==> flow/design.v (excerpt) <==
module battleship(
input wire clk,
input wire rst,  
input wire ARDUINO_A0,    
input wire ARDUINO_A1,    
input wire ARDUINO_A2,    
input wire ARDUINO_A3,    
output reg ARDUINO_IO0,   
output reg ARDUINO_IO1,   
output reg ARDUINO_IO2,   
output reg ARDUINO_IO6,   
output reg ARDUINO_IO7,   
output reg ARDUINO_IO8,   
output reg ARDUINO_IO9,   
output reg ARDUINO_IO10,  
output reg ARDUINO_IO11,  
output reg ARDUINO_A4,  
output reg ARDUINO_A5,  
output reg PMOD1_D0_P,  
output reg PMOD1_D0_N,  
output reg PMOD1_D1_P,  
output reg PMOD1_D1_N,  
output reg PMOD1_D2_P,  
output reg PMOD1_D2_N,  
output reg PMOD2_D0_P,  
output reg PMOD2_D0_N,  
output reg PMOD2_D1_P,  
output reg PMOD2_D2_P,  
output reg PMOD2_D2_N,  
output reg PMOD2_D3_P,  
output reg ARDUINO_IO3,   
output reg ARDUINO_IO4,   
output reg ARDUINO_IO5    
);
Size: ~190 flip-flops, about 32 I/O pins, roughly 9600 sq um of cells after synthesis.
make LEC_CHECK=0 CAP_MARGIN=0 CORE_MARGIN=2 CORE_UTILIZATION=72 CTS_CLUSTER_DIAMETER=361 CTS_CLUSTER_SIZE=36 MAX_ROUTING_LAYER=met4 PLACE_DENSITY=0.41 SLEW_MARGIN=20 finish   # period 4.12 ns
run.sh (not shown) runs the stock make flow with config.mk's settings and CLKGATE_MAP_FILE=.
==> next run, changes <==
CAP_MARGIN = 20   (was 0)
CORE_UTILIZATION = 71   (was 72)
PLACE_DENSITY = not set   (was 0.41)
PLACE_DENSITY_LB_ADDON = 0.16   (was not set)
Result:
- worst hold slack loses 9.8 ps
- global-route usage came out lower by 0.54 points
- clock power came out lower by a few percent
- sequential share of layout area stays flat
- cell area hardly moves
==> next run, changes <==
CORE_UTILIZATION = 40   (was 71)
CTS_CLUSTER_DIAMETER = not set   (was 361)
CTS_CLUSTER_SIZE = not set   (was 36)
MAX_ROUTING_LAYER = not set   (was met4)
PLACE_DENSITY_LB_ADDON = not set   (was 0.16)
clock period = 4.35 ns   (was 4.12 ns; I/O delays follow)
Result:
- The new run produced a clean layout
- final area is higher slightly
- die size is higher by well over a third
- via count is lower by a few percent
==> next run, changes <==
CORE_UTILIZATION = 69   (was 40)
clock period = 3.41 ns   (was 4.35 ns; I/O delays follow)
The changed run went through all stages and came out clean.
Routed wire length is higher by 1.2%.
Register-to-register slack loses 450 ps.
Sequential power is higher by 28%.

* * *

the previous run:
battleship again, from the RTL that the note above started with.
==> flow/config.mk <==
export PLATFORM = sky130hd
export DESIGN_NAME = battleship
export DESIGN_NICKNAME = battleship
export VERILOG_FILES = /design/flow/design.v
export SDC_FILE = /design/flow/constraint.sdc
export NUM_CORES = 4
export LEC_CHECK = 0
export CAP_MARGIN = 20
export CORE_MARGIN = 2
export CORE_UTILIZATION = 70
export CTS_CLUSTER_DIAMETER = 63
export CTS_CLUSTER_SIZE = 45
export MAX_ROUTING_LAYER = met4
export MIN_ROUTING_LAYER = met1
export PLACE_DENSITY_LB_ADDON = 0.03
export SLEW_MARGIN = 20
==> flow/constraint.sdc <==
create_clock -name core_clock -period 2.99 [get_ports {clk}]
set_input_delay 0.5980 -clock core_clock [delete_from_list [all_inputs] [get_ports {clk}]]
set_output_delay 0.5980 -clock core_clock [all_outputs]
set_load 0.01 [all_outputs]
The previous run: all stages done; final checks FAILED (setup timing).
Changes in the current run relative to the previous run:
Settings: putting ABC_AREA at 1 where nothing was set; swapping 70 for 72 in CORE_UTILIZATION; swapping 2.99 for 3.11 in the clock period (ns, I/O delays scaled along).
Notes after the runs:
The current run: full flow OK, the timing, design-rule and antenna checks passed. From the previous run to the current run the numbers moved as follows: highest cell delay on the worst timing path rose by 0.04 ns, yosys synthesis chip area shows an increase of about 8%, met1 layer usage reported by global route rose by 1.1 points. The current run reports its capture point of the worst path as playerOneSHIPSBoard[4][0] while the previous run reports playerTwoSHIPSBoard[1][1]. Static leakage of the current run exceeds that of the previous run by more than 10%.

* * *

battleship again, from the RTL that the note above started with.
Settings: LEC_CHECK=0, ABC_AREA=1, CAP_MARGIN=20, CORE_MARGIN=2, CORE_UTILIZATION=72, HOLD_SLACK_MARGIN=-0.1, PLACE_DENSITY=0.35, SETUP_SLACK_MARGIN=0.71, SLEW_MARGIN=20, TNS_END_PERCENT=5; clock period 2.47 ns.
The first run died in global routing.
Then changed:
--- a/flow/config.mk
+++ b/flow/config.mk
@@ -11,4 +11 @@
-export CORE_UTILIZATION = 72
-export HOLD_SLACK_MARGIN = -0.1
-export PLACE_DENSITY = 0.35
-export SETUP_SLACK_MARGIN = 0.71
+export CORE_UTILIZATION = 63
@@ -16 +12,0 @@
-export TNS_END_PERCENT = 5
==> flow/constraint.sdc (replaced) <==
create_clock -name core_clock -period 3.28 [get_ports {clk}]
set_input_delay 0.6560 -clock core_clock [delete_from_list [all_inputs] [get_ports {clk}]]
set_output_delay 0.6560 -clock core_clock [all_outputs]
set_load 0.01 [all_outputs]
What happened: The changed run produced a clean layout; synthesized cell count is unchanged; die area climbs by 14%; synthesized area stays the same.
Then changed:
--- a/flow/config.mk
+++ b/flow/config.mk
@@ -8 +7,0 @@
-export ABC_AREA = 1
@@ -11 +10 @@
-export CORE_UTILIZATION = 63
+export CORE_UTILIZATION = 29
==> flow/constraint.sdc (replaced) <==
create_clock -name core_clock -period 7.92 [get_ports {clk}]
set_input_delay 1.5840 -clock core_clock [delete_from_list [all_inputs] [get_ports {clk}]]
set_output_delay 1.5840 -clock core_clock [all_outputs]
set_load 0.01 [all_outputs]
Effect: The changed run produced a clean layout; first-iteration DRC count climbs by 12%; final area is lower by 6.0%; clock-buffer cell count shrinks by 4; clock skew went up by 0.0049 ns; sequential cell count stays the same; non-clock buffer count drops by 15; fmax is lower by 29%; die area increases by 98%.
Then changed:
--- a/flow/config.mk
+++ b/flow/config.mk
@@ -7,0 +8 @@
+export ABC_AREA = 1
@@ -10 +11 @@
-export CORE_UTILIZATION = 29
+export CORE_UTILIZATION = 72
==> flow/constraint.sdc (replaced) <==
create_clock -name core_clock -period 4.21 [get_ports {clk}]
set_input_delay 0.8420 -clock core_clock [delete_from_list [all_inputs] [get_ports {clk}]]
set_output_delay 0.8420 -clock core_clock [all_outputs]
set_load 0.01 [all_outputs]
Critical path depth goes up by 5.
Die area goes down by 56%.
Final cell count goes up by 6.9%.
Via count goes up by 25%.
Clock power goes up by 100%.
Non-clock buffer count goes up by 1.
Clock skew goes down by 0.0039 ns.
Maximum frequency goes up by 19%.
Then changed:
--- a/flow/config.mk
+++ b/flow/config.mk
@@ -11,0 +12,2 @@
+export HOLD_SLACK_MARGIN = -0.1
+export PLACE_DENSITY_LB_ADDON = 0.04
==> flow/constraint.sdc (replaced) <==
create_clock -name core_clock -period 3.0 [get_ports {clk}]
set_input_delay 0.6000 -clock core_clock [delete_from_list [all_inputs] [get_ports {clk}]]
set_output_delay 0.6000 -clock core_clock [all_outputs]
set_load 0.01 [all_outputs]
Outcome: This time the run reached the layout checks and failed them: setup timing; setup slack degrades by 0.68 ns; cell count rose by a few percent; sequential power rose by well over a third; global-route usage rose by 0.72 points; clock skew is about the same; power rose by well over a third.
Then changed:
--- a/flow/config.mk
+++ b/flow/config.mk
@@ -11,3 +11 @@
-export CORE_UTILIZATION = 72
-export HOLD_SLACK_MARGIN = -0.1
-export PLACE_DENSITY_LB_ADDON = 0.04
+export CORE_UTILIZATION = 45
==> flow/constraint.sdc (replaced) <==
create_clock -name core_clock -period 1.76 [get_ports {clk}]
set_input_delay 0.3520 -clock core_clock [delete_from_list [all_inputs] [get_ports {clk}]]
set_output_delay 0.3520 -clock core_clock [all_outputs]
set_load 0.01 [all_outputs]
The changed run reached the layout checks and failed them: setup timing.
Area after synthesis does not change.
Die area is higher by well over a third.
Setup slack is worse by 1.1 ns.
Final area rises by well over a third.
Wire length rose by about a fifth.
Final cell count rises by a quarter to a third.

* * *

Setup of run 1:
battleship again, from the RTL that the note above started with.
Design battleship, start of the top module:
module battleship(
input wire clk,
input wire rst,  
input wire ARDUINO_A0,    
input wire ARDUINO_A1,    
input wire ARDUINO_A2,    
input wire ARDUINO_A3,    
output reg ARDUINO_IO0,   
output reg ARDUINO_IO1,   
output reg ARDUINO_IO2,   
output reg ARDUINO_IO6,   
output reg ARDUINO_IO7,   
output reg ARDUINO_IO8,   
output reg ARDUINO_IO9,   
output reg ARDUINO_IO10,  
output reg ARDUINO_IO11,  
output reg ARDUINO_A4,  
output reg ARDUINO_A5,  
output reg PMOD1_D0_P,  
output reg PMOD1_D0_N,  
output reg PMOD1_D1_P,  
output reg PMOD1_D1_N,  
output reg PMOD1_D2_P,  
output reg PMOD1_D2_N,  
output reg PMOD2_D0_P,  
output reg PMOD2_D0_N,  
output reg PMOD2_D1_P,  
output reg PMOD2_D2_P,  
output reg PMOD2_D2_N,  
output reg PMOD2_D3_P,  
output reg ARDUINO_IO3,   
output reg ARDUINO_IO4,   
output reg ARDUINO_IO5    
);
Settings: LEC_CHECK=0, CAP_MARGIN=20, CELL_PAD_IN_SITES_GLOBAL_PLACEMENT=2, CORE_ASPECT_RATIO=0.5, CORE_MARGIN=2, CORE_UTILIZATION=45, CTS_CLUSTER_DIAMETER=329, CTS_CLUSTER_SIZE=98, PLACE_DENSITY=0.89, SLEW_MARGIN=20; clock period 5.0 ns.
> inputs changed (run 1 -> run 2)
Settings: swapping 20 for 40 in SLEW_MARGIN; clearing CTS_CLUSTER_SIZE, which used to be 98; swapping 0.5 for 1.86 in CORE_ASPECT_RATIO; swapping 45 for 65 in CORE_UTILIZATION; clearing CELL_PAD_IN_SITES_GLOBAL_PLACEMENT, which used to be 2; clearing CTS_CLUSTER_DIAMETER, which used to be 329; clearing PLACE_DENSITY, which used to be 0.89.
==> results <==
- When run 2 is measured against run 1, its sum of routed wire length over all layers turns out 1.2% lower.
- [compare] base=run 1 new=run 2: first-iteration DRC count went down about 7%; post-route cell area fell 76 µm²; maximum clock rate shows an increase of about 10%.
- Comparing run 2 and run 1, the lower total vias in the final route is on run 1.
- | die area | run 2 vs run 1 | better |
Input-level comparison between run 3 and run 2:
Settings: changing SLEW_MARGIN from 40 to 20; removing CORE_ASPECT_RATIO (formerly 1.86); setting ABC_AREA to 1 for the first time; setting CTS_CLUSTER_SIZE to 98 for the first time; changing the clock period (ns, I/O delays scaled along) from 5.0 to 2.82.
## What came out
- What run 2 reported for post-synthesis cell area has to be multiplied by 1.08 to get the figure for run 3.
- Distinct cell type count of the synthesized netlist: run 3 lower than run 2
- Per the comparison of run 3 with run 2, Yosys chip area increased about 8%; overall power consumption increased 81%; number of standard cells in the layout, taps in and fillers out increased 472; core utilization increased 4.3 points.
- Run 3 vs run 2 on routing usage on met1: run 3 is the higher one.
- Run 3 finished every stage; the final checks, however, were not passed, the failures being setup timing.
- Run 3 — number of nets in the synthesized netlist 344 higher, run 2 as reference
- When the final numbers for run 3 and run 2 were put side by side, the number of cells traversed by the worst register-to-register path turned out to be greater in run 3.
- Looking at routed wire length across both flows, run 3 is the weaker of the two, with run 2 ahead.
- Cmp run 3 vs run 2: worst setup slack after layout lower in run 3
Power and IR drop assume default switching activity.
